==> run a <==
Design conv_top, start of the top module:
module conv_top
#(
    parameter DATA_WIDTH  = 8,
    parameter KERNEL_SIZE = 25
)
(
    input  logic                     i_clk,
    input  logic                     i_arstn,
	input  logic                     i_arstn_perf,
	input  logic                     i_enable_count2,
    input  logic                     i_ready,
    input  logic                     i_valid,
    input  logic [KERNEL_SIZE - 1:0] i_bit_X,
    input  logic [KERNEL_SIZE - 1:0] i_bit_K,
    output logic [              1:0] o_conv,
    output logic                     o_ready,
    output logic                     o_valid,
	output logic [             31:0] o_perf_cycle_count,
	output logic [             31:0] o_perf_cycle_count2
);
export LEC_CHECK = 0
export ABC_AREA = 1
export CAP_MARGIN = 20
export CORE_ASPECT_RATIO = 0.93
export CORE_MARGIN = 2
export CORE_UTILIZATION = 72
export CTS_CLUSTER_DIAMETER = 27
export CTS_CLUSTER_SIZE = 76
export GPL_ROUTABILITY_DRIVEN = 1
export MAX_ROUTING_LAYER = met5
export MIN_ROUTING_LAYER = met1
export PLACE_DENSITY = 0.39
export SETUP_SLACK_MARGIN = 1.34
export SLEW_MARGIN = 0
export TNS_END_PERCENT = 100
create_clock -name core_clock -period 5.64 [get_ports {i_clk}]
run.sh (not shown) runs the stock make flow with config.mk's settings and CLKGATE_MAP_FILE=.
==> run b: changes against run a <==
ABC_AREA = unset   (was 1)
CAP_MARGIN = 40   (was 20)
CORE_ASPECT_RATIO = unset   (was 0.93)
CTS_CLUSTER_DIAMETER = unset   (was 27)
CTS_CLUSTER_SIZE = unset   (was 76)
GPL_ROUTABILITY_DRIVEN = unset   (was 1)
MAX_ROUTING_LAYER = unset   (was met5)
MIN_ROUTING_LAYER = unset   (was met1)
PLACE_DENSITY = unset   (was 0.39)
SETUP_SLACK_MARGIN = 2.83   (was 1.34)
SLEW_MARGIN = 20   (was 0)
TNS_END_PERCENT = 5   (was 100)
==> flow/constraint.sdc (replaced) <==
create_clock -name core_clock -period 9.81 [get_ports {i_clk}]
set_input_delay 1.9620 -clock core_clock [delete_from_list [all_inputs] [get_ports {i_clk}]]
set_output_delay 1.9620 -clock core_clock [all_outputs]
set_load 0.01 [all_outputs]
==> run c: changes against run a <==
CORE_ASPECT_RATIO = 0.9   (was 0.93)
CTS_CLUSTER_DIAMETER = 259   (was 27)
CTS_CLUSTER_SIZE = unset   (was 76)
MAX_ROUTING_LAYER = met4   (was met5)
PLACE_DENSITY = unset   (was 0.39)
PLACE_DENSITY_LB_ADDON = 0.01   (was unset)
SETUP_SLACK_MARGIN = 0.71   (was 1.34)
SLEW_MARGIN = 30   (was 0)
TNS_END_PERCENT = 90   (was 100)
==> flow/constraint.sdc (replaced) <==
create_clock -name core_clock -period 5.09 [get_ports {i_clk}]
set_input_delay 1.0180 -clock core_clock [delete_from_list [all_inputs] [get_ports {i_clk}]]
set_output_delay 1.0180 -clock core_clock [all_outputs]
set_load 0.01 [all_outputs]
==> out/metrics.cfg <==
[timing]
fin_ws_ns = -1.83
setup-violations-final = 2

[setup_path]
crit_buf_inv = 8

[logic_synthesis]
topCellsByArea = dfrtp_1 45%, fa_1 20%, nand2_1 16%
netlist_area_mm2 = 0.0373

[final_layout]
fin_util_pct = 92.4

[clock_network]
cts_made_buffers = 149

[pwr]
clkPwrFrac_pct = 28.4
switching_share_pct = 39.4

[outcome]
status = failed layout checks
checkFailReasons = negative setup slack

[floorplan]
initCoreUtil_pct = 72.8

The numbers above come from run a.

==> out/metrics.cfg <==
[outcome]
checkFailReasons = negative setup slack
status = failed layout checks

[global_routing]
grt_use_met1_pct = 40.4

[logic_synthesis]
topCellsByArea = dfrtp_1 45%, fa_1 20%, nand2_1 16%
netlist_area_mm2 = 0.0373

[timing]
fin_ws_ns = -2.15
setup-violations-final = 3

[pwr]
switching_share_pct = 40.0
clkPwrFrac_pct = 18.5

[floorplan]
initCoreUtil_pct = 72.6

[setup_path]
crit_buf_inv = 8

The numbers above come from run c.

==> out/metrics.cfg <==
[outcome]
status = timing/DRC/antenna clean

[setup_path]
crit_buf_inv = 5
cp_common_cell = fa_1
slowest_delay_ns = 0.58

[final_layout]
fin_util_pct = 81.6
final_cell_area_mm2 = 0.0407

[logic_synthesis]
netlist_area_mm2 = 0.0361
topCellsByArea = dfrtp_1 47%, fa_1 21%, mux2_2 16%
post-synth-top-count-cell = dfrtp_1
syn_nets = 3106

[pwr]
clkPwrFrac_pct = 18.1
switching_share_pct = 39.1

[global_routing]
use_met2_pct = 43.7

[timing]
relSlewSlack_pct = 26.2
fin_ws_ns = 1.81

[floorplan]
chip_area_mm2 = 0.0520
initCoreUtil_pct = 72.4

[clock_network]
cts_made_buffers = 73

The numbers above come from run b.


* * *

==> v25 <==
conv_top again, from the RTL that the note above started with.
Design conv_top, start of the top module:
module conv_top
#(
    parameter DATA_WIDTH  = 8,
    parameter KERNEL_SIZE = 25
)
(
    input  logic                     i_clk,
    input  logic                     i_arstn,
	input  logic                     i_arstn_perf,
	input  logic                     i_enable_count2,
    input  logic                     i_ready,
    input  logic                     i_valid,
    input  logic [KERNEL_SIZE - 1:0] i_bit_X,
    input  logic [KERNEL_SIZE - 1:0] i_bit_K,
    output logic [              1:0] o_conv,
    output logic                     o_ready,
    output logic                     o_valid,
	output logic [             31:0] o_perf_cycle_count,
	output logic [             31:0] o_perf_cycle_count2
);
==> flow/config.mk <==
export PLATFORM = sky130hd
export DESIGN_NAME = conv_top
export DESIGN_NICKNAME = conv_top
export VERILOG_FILES = /design/flow/design.v
export SDC_FILE = /design/flow/constraint.sdc
export NUM_CORES = 4
export LEC_CHECK = 0
export CAP_MARGIN = 20
export CORE_MARGIN = 3
export CORE_UTILIZATION = 44
export CTS_CLUSTER_DIAMETER = 259
export CTS_CLUSTER_SIZE = 13
export GPL_ROUTABILITY_DRIVEN = 1
export MAX_ROUTING_LAYER = met5
export MIN_ROUTING_LAYER = met1
export PLACE_DENSITY = 0.44
export SETUP_SLACK_MARGIN = -0.16
export SLEW_MARGIN = 5
export TNS_END_PERCENT = 90
==> flow/constraint.sdc <==
create_clock -name core_clock -period 7.24 [get_ports {i_clk}]
set_input_delay 1.4480 -clock core_clock [delete_from_list [all_inputs] [get_ports {i_clk}]]
set_output_delay 1.4480 -clock core_clock [all_outputs]
set_load 0.01 [all_outputs]
==> v16: changes against v25 <==
CORE_MARGIN = 2   (was 3)
CORE_UTILIZATION = 35   (was 44)
CTS_CLUSTER_DIAMETER = unset   (was 259)
CTS_CLUSTER_SIZE = unset   (was 13)
GPL_ROUTABILITY_DRIVEN = unset   (was 1)
MAX_ROUTING_LAYER = unset   (was met5)
MIN_ROUTING_LAYER = unset   (was met1)
PLACE_DENSITY = unset   (was 0.44)
SETUP_SLACK_MARGIN = unset   (was -0.16)
SLEW_MARGIN = 20   (was 5)
TNS_END_PERCENT = unset   (was 90)
==> flow/constraint.sdc (replaced) <==
create_clock -name core_clock -period 9.1 [get_ports {i_clk}]
set_input_delay 1.8200 -clock core_clock [delete_from_list [all_inputs] [get_ports {i_clk}]]
set_output_delay 1.8200 -clock core_clock [all_outputs]
set_load 0.01 [all_outputs]
==> notes <==
Of v16 and v25, v25 has the higher cell area (gap 1.5%, measured against v25). Between v16 and v25, the lower utilization is in v16 (gap 11 points). v16 ran to the end with no violations. v25 reached the layout checks and failed them: negative setup slack. Between v16 and v25, the lower worst hold slack is in v16 (gap 7.8 ps). Of v16 and v25, v25 has the higher global-route usage (gap 3.8 points). Between v16 and v25, the lower clock skew is in v25 (gap 16 ps). Against v25, the die area of v16 is higher by about 24%. Against v25, the combinational power of v16 is smaller by about 34%. Against v16, the via count of v25 is larger by about 5%. Against v16, the register-to-register slack of v25 is worse by 1800 ps. Between v16 and v25, the lower worst setup slack is in v25 (gap 980 ps). Sequential share of layout area: v16 is higher than v25 (0.62 points).
==> figures <==
Post-detailed-placement cell area: v16 38,900 um2; v25 40,500 um2
Vias: v16 18,900; v25 19,800
Post-Place Setup Slack: v16 1240 ps; v25 -216 ps
Util after Layout: v16 0.406; v25 0.520
GR met2 Demand/Resource: v16 0.177; v25 0.261
Routability Congestion: v16 0.737; v25 0.745
Fill cell count: v16 9,637; v25 6,922
Setup repair after global routing missed its margin: v16 false; v25 true
Combinational share of power: v16 0.486; v25 0.571
PnR Total Power: v16 0.0150 W; v25 0.0193 W
Signal arrival time at the worst endpoint: v16 6600 ps; v25 6090 ps
Net Sw Frac: v16 0.383; v25 0.395
Comb area share: v16 0.434; v25 0.429
Static leakage: v16 19.8 nW; v25 20.7 nW
Seq/total area: v16 0.407; v25 0.400
Slowest stage cell, crit path: v16 sky130_fd_sc_hd__clkdlybuf4s50_1; v25 sky130_fd_sc_hd__fa_2
Detailed-route wire length per cell: v16 13.7 um; v25 15.1 um
Number of antenna violations at the first check in global routing: v16 0; v25 2
Part of the total power dissipated in sequential elements: v16 0.304; v25 0.284
Outcome: v16 complete, no violations; v25 failed layout checks
Violated checks: v16 -; v25 negative setup slack
Antenna Diode Count: v16 0; v25 1
Worst clock skew: v16 30.2 ps; v25 13.8 ps
Final number of setup-violating endpoints: v16 0; v25 1
Power and IR drop assume default switching activity.
